// rrc_filter
module rrc_filter #(
	parameter WIDTH = 9
)(
	input logic clk,
	input logic rst,
	input logic signed [WIDTH-1:0] filter_in,
	output logic signed [WIDTH-1:0] filter_out
);
Size: roughly 2200 cells after synthesis, ~290 flip-flops, ~20 I/O pins.
clock: 7.0 ns
lec_check: 0
cap_margin: 0
cell_pad_in_sites_global_placement: 1
core_margin: 7
core_utilization: 40
cts_cluster_diameter: 51
gpl_timing_driven: 0
max_routing_layer: met4
min_routing_layer: met2
place_density: 0.65
setup_slack_margin: 1.0
slew_margin: 0
run.sh (not shown) runs the stock make flow with config.mk's settings and CLKGATE_MAP_FILE=.
The starting point finished but failed the layout checks on negative setup slack.
Then changed:
CAP_MARGIN = 20   (was 0)
CELL_PAD_IN_SITES_GLOBAL_PLACEMENT = not set   (was 1)
CORE_MARGIN = 2   (was 7)
CTS_CLUSTER_DIAMETER = not set   (was 51)
GPL_TIMING_DRIVEN = not set   (was 0)
MAX_ROUTING_LAYER = not set   (was met4)
MIN_ROUTING_LAYER = not set   (was met2)
PLACE_DENSITY = not set   (was 0.65)
SETUP_SLACK_MARGIN = not set   (was 1.0)
SLEW_MARGIN = 20   (was 0)
clock period = 11.6 ns   (was 7.0 ns; I/O delays follow)
- This time the run produced a clean layout
- clock-buffer cell count came out lower by 4
- sequential share of layout area came out higher by 1.5 points
- first-iteration DRC count came out lower by 68%
- worst setup slack is better by 3.6 ns
- non-clock buffer count came out lower by 74
- wire length came out lower by 13%
- cell area came out lower by 6.3%
- global-route usage came out lower by 10 points

---

Starting RTL as in the previous note.
clock: 8.07 ns
lec_check: 0
abc_area: 1
cap_margin: 20
core_aspect_ratio: 0.5
core_margin: 2
core_utilization: 72
cts_cluster_diameter: 200
place_density_lb_addon: 0.18
setup_slack_margin: 1.51
slew_margin: 20
The starting point finished but fails on setup timing.
Rerun with:
ABC_AREA = unset   (was 1)
CORE_ASPECT_RATIO = unset   (was 0.5)
CORE_UTILIZATION = 40   (was 72)
CTS_CLUSTER_DIAMETER = unset   (was 200)
PLACE_DENSITY_LB_ADDON = unset   (was 0.18)
SETUP_SLACK_MARGIN = unset   (was 1.51)
clock period = 10.2 ns   (was 8.07 ns; I/O delays follow)
=>
- With this change the flow completed with no timing, DRC or antenna violations
- design area falls by 3.5%
- wire length came out lower by 21%
- setup slack is better by 1500 ps
Rerun with:
ABC_AREA = 1   (was unset)
CORE_UTILIZATION = 72   (was 40)
CTS_CLUSTER_SIZE = 15   (was unset)
PLACE_DENSITY_LB_ADDON = 0.16   (was unset)
SETUP_SLACK_MARGIN = 1.65   (was unset)
clock period = 10.3 ns   (was 10.2 ns; I/O delays follow)
What happened: Cell area barely changes; via count went up by a little under a tenth; fmax increases by roughly a tenth; worst hold slack loses 39 ps; non-clock buffer count drops by 9; first-iteration DRC count rose by a few percent; area after synthesis climbs slightly; wire length grows by roughly a tenth.
Rerun with:
ABC_AREA = unset   (was 1)
CORE_UTILIZATION = 40   (was 72)
CTS_CLUSTER_SIZE = unset   (was 15)
PLACE_DENSITY_LB_ADDON = unset   (was 0.16)
SETUP_SLACK_MARGIN = unset   (was 1.65)
clock period = 10.5 ns   (was 10.3 ns; I/O delays follow)
The new run ran to the end with no violations.
Flip-flop count does not change.
Synthesized area fell by 1.1%.
Wire length is lower by 11%.
Worst hold slack improved by 31 ps.

---

## run A
Starting RTL as in the previous note.
==> flow/config.mk <==
export PLATFORM = sky130hd
export DESIGN_NAME = rrc_filter
export DESIGN_NICKNAME = rrc_filter
export VERILOG_FILES = /design/flow/design.v
export SDC_FILE = /design/flow/constraint.sdc
export NUM_CORES = 4
export LEC_CHECK = 0
export ABC_AREA = 1
export CAP_MARGIN = 30
export CELL_PAD_IN_SITES_DETAIL_PLACEMENT = 2
export CELL_PAD_IN_SITES_GLOBAL_PLACEMENT = 0
export CORE_ASPECT_RATIO = 0.54
export CORE_MARGIN = 9
export CORE_UTILIZATION = 40
export CTS_CLUSTER_SIZE = 31
export GPL_ROUTABILITY_DRIVEN = 0
export GPL_TIMING_DRIVEN = 0
export MIN_ROUTING_LAYER = met1
export SLEW_MARGIN = 20
==> flow/constraint.sdc <==
create_clock -name core_clock -period 10.5 [get_ports {clk}]
set_input_delay 2.1000 -clock core_clock [delete_from_list [all_inputs] [get_ports {clk}]]
set_output_delay 2.1000 -clock core_clock [all_outputs]
set_load 0.01 [all_outputs]
Run A ran in full, but the layout does not pass; the checks complain about negative setup slack.
Input-level comparison between run B and run A:
# run A
export LEC_CHECK = 0
export ABC_AREA = 1
export CAP_MARGIN = 30
export CELL_PAD_IN_SITES_DETAIL_PLACEMENT = 2
export CELL_PAD_IN_SITES_GLOBAL_PLACEMENT = 0
export CORE_ASPECT_RATIO = 0.54
export CORE_MARGIN = 9
export CORE_UTILIZATION = 40
export CTS_CLUSTER_SIZE = 31
export GPL_ROUTABILITY_DRIVEN = 0
export GPL_TIMING_DRIVEN = 0
export MIN_ROUTING_LAYER = met1
export SLEW_MARGIN = 20
create_clock -name core_clock -period 10.5 [get_ports {clk}]
# run B
export LEC_CHECK = 0
export ABC_AREA = 1
export CAP_MARGIN = 20
export CORE_MARGIN = 2
export CORE_UTILIZATION = 72
export PLACE_DENSITY = 0.41
export SLEW_MARGIN = 20
create_clock -name core_clock -period 5.65 [get_ports {clk}]
Routed wire in run B totals less than in run A. Clock latency reported for the late side of the worst-skew pair delta for run B relative to run A: 0.05 ns lower. When run B is set beside run A, its portion of the layout cell area used by clock cells turns out to be 0.31 points smaller. From run A to run B the numbers moved as follows: unique cell type count in the Yosys netlist level; worst setup margin down 3.61 ns; placed instance area rose by 11%. Worst slack at placement in run B is 2.94 ns lower than in run A. Fmax was higher in run B than in run A. [run B] flow finished | final checks: failed | reasons: negative setup slack. Run B vs run A, critical path endpoint: filter_out[5] vs filter_out[4].
## Diff of input files: run C against run B
# run B
export LEC_CHECK = 0
export ABC_AREA = 1
export CAP_MARGIN = 20
export CORE_MARGIN = 2
export CORE_UTILIZATION = 72
export PLACE_DENSITY = 0.41
export SLEW_MARGIN = 20
create_clock -name core_clock -period 5.65 [get_ports {clk}]
# run C
export LEC_CHECK = 0
export CAP_MARGIN = 20
export CORE_MARGIN = 2
export CORE_UTILIZATION = 71
export SLEW_MARGIN = 20
create_clock -name core_clock -period 8.33 [get_ports {clk}]
[summary]
- Run C completed end to end; final checks failed (negative setup slack).
- Of run B and run C, the lower area reported by Yosys stat belongs to run C.
- Compared with run B, run C shows worst setup slack after placement higher by 1.76 ns.
- [compare] base=run B new=run C: die area has increased; overall track demand over capacity in global routing dropped 4.2 points; count of clock-net buffers in the final layout now sits lower.
- Delta (run C minus run B): final critical-path required period went up 0.52 ns, design area fell by 2.9%, worst hold slack up 0.0094 ns, compound-cell area share of the yosys netlist grew by 1.8 points.
Here is what was changed in the inputs of run D compared with run C.
# run C
export LEC_CHECK = 0
export CAP_MARGIN = 20
export CORE_MARGIN = 2
export CORE_UTILIZATION = 71
export SLEW_MARGIN = 20
create_clock -name core_clock -period 8.33 [get_ports {clk}]
# run D
export LEC_CHECK = 0
export CAP_MARGIN = 20
export CORE_MARGIN = 2
export CORE_UTILIZATION = 72
export SLEW_MARGIN = 20
create_clock -name core_clock -period 11.6 [get_ports {clk}]
### Flow results
Run D: final worst setup slack higher than run C. Nothing crashed in run C and all stages finished; the problem is that the final layout failed, the offending checks being negative setup slack. Run D finished every step from synthesis to the final layout, and the layout passed the timing, design-rule and antenna checks. [run D vs run C] minimum period implied by the final worst setup slack: higher in run D. In the flow results for run C and run D, the count of clock-buffer cells in the layout is larger on run C. Timing-limited maximum frequency delta (run D − run C): unfavourable. Relative to run C, combinational share of cell area has gone up in run D. From run C to run D the numbers moved as follows: non-clock buffer count decreased about 90%; net count entering floorplan essentially unchanged; design area decreased about 10%.
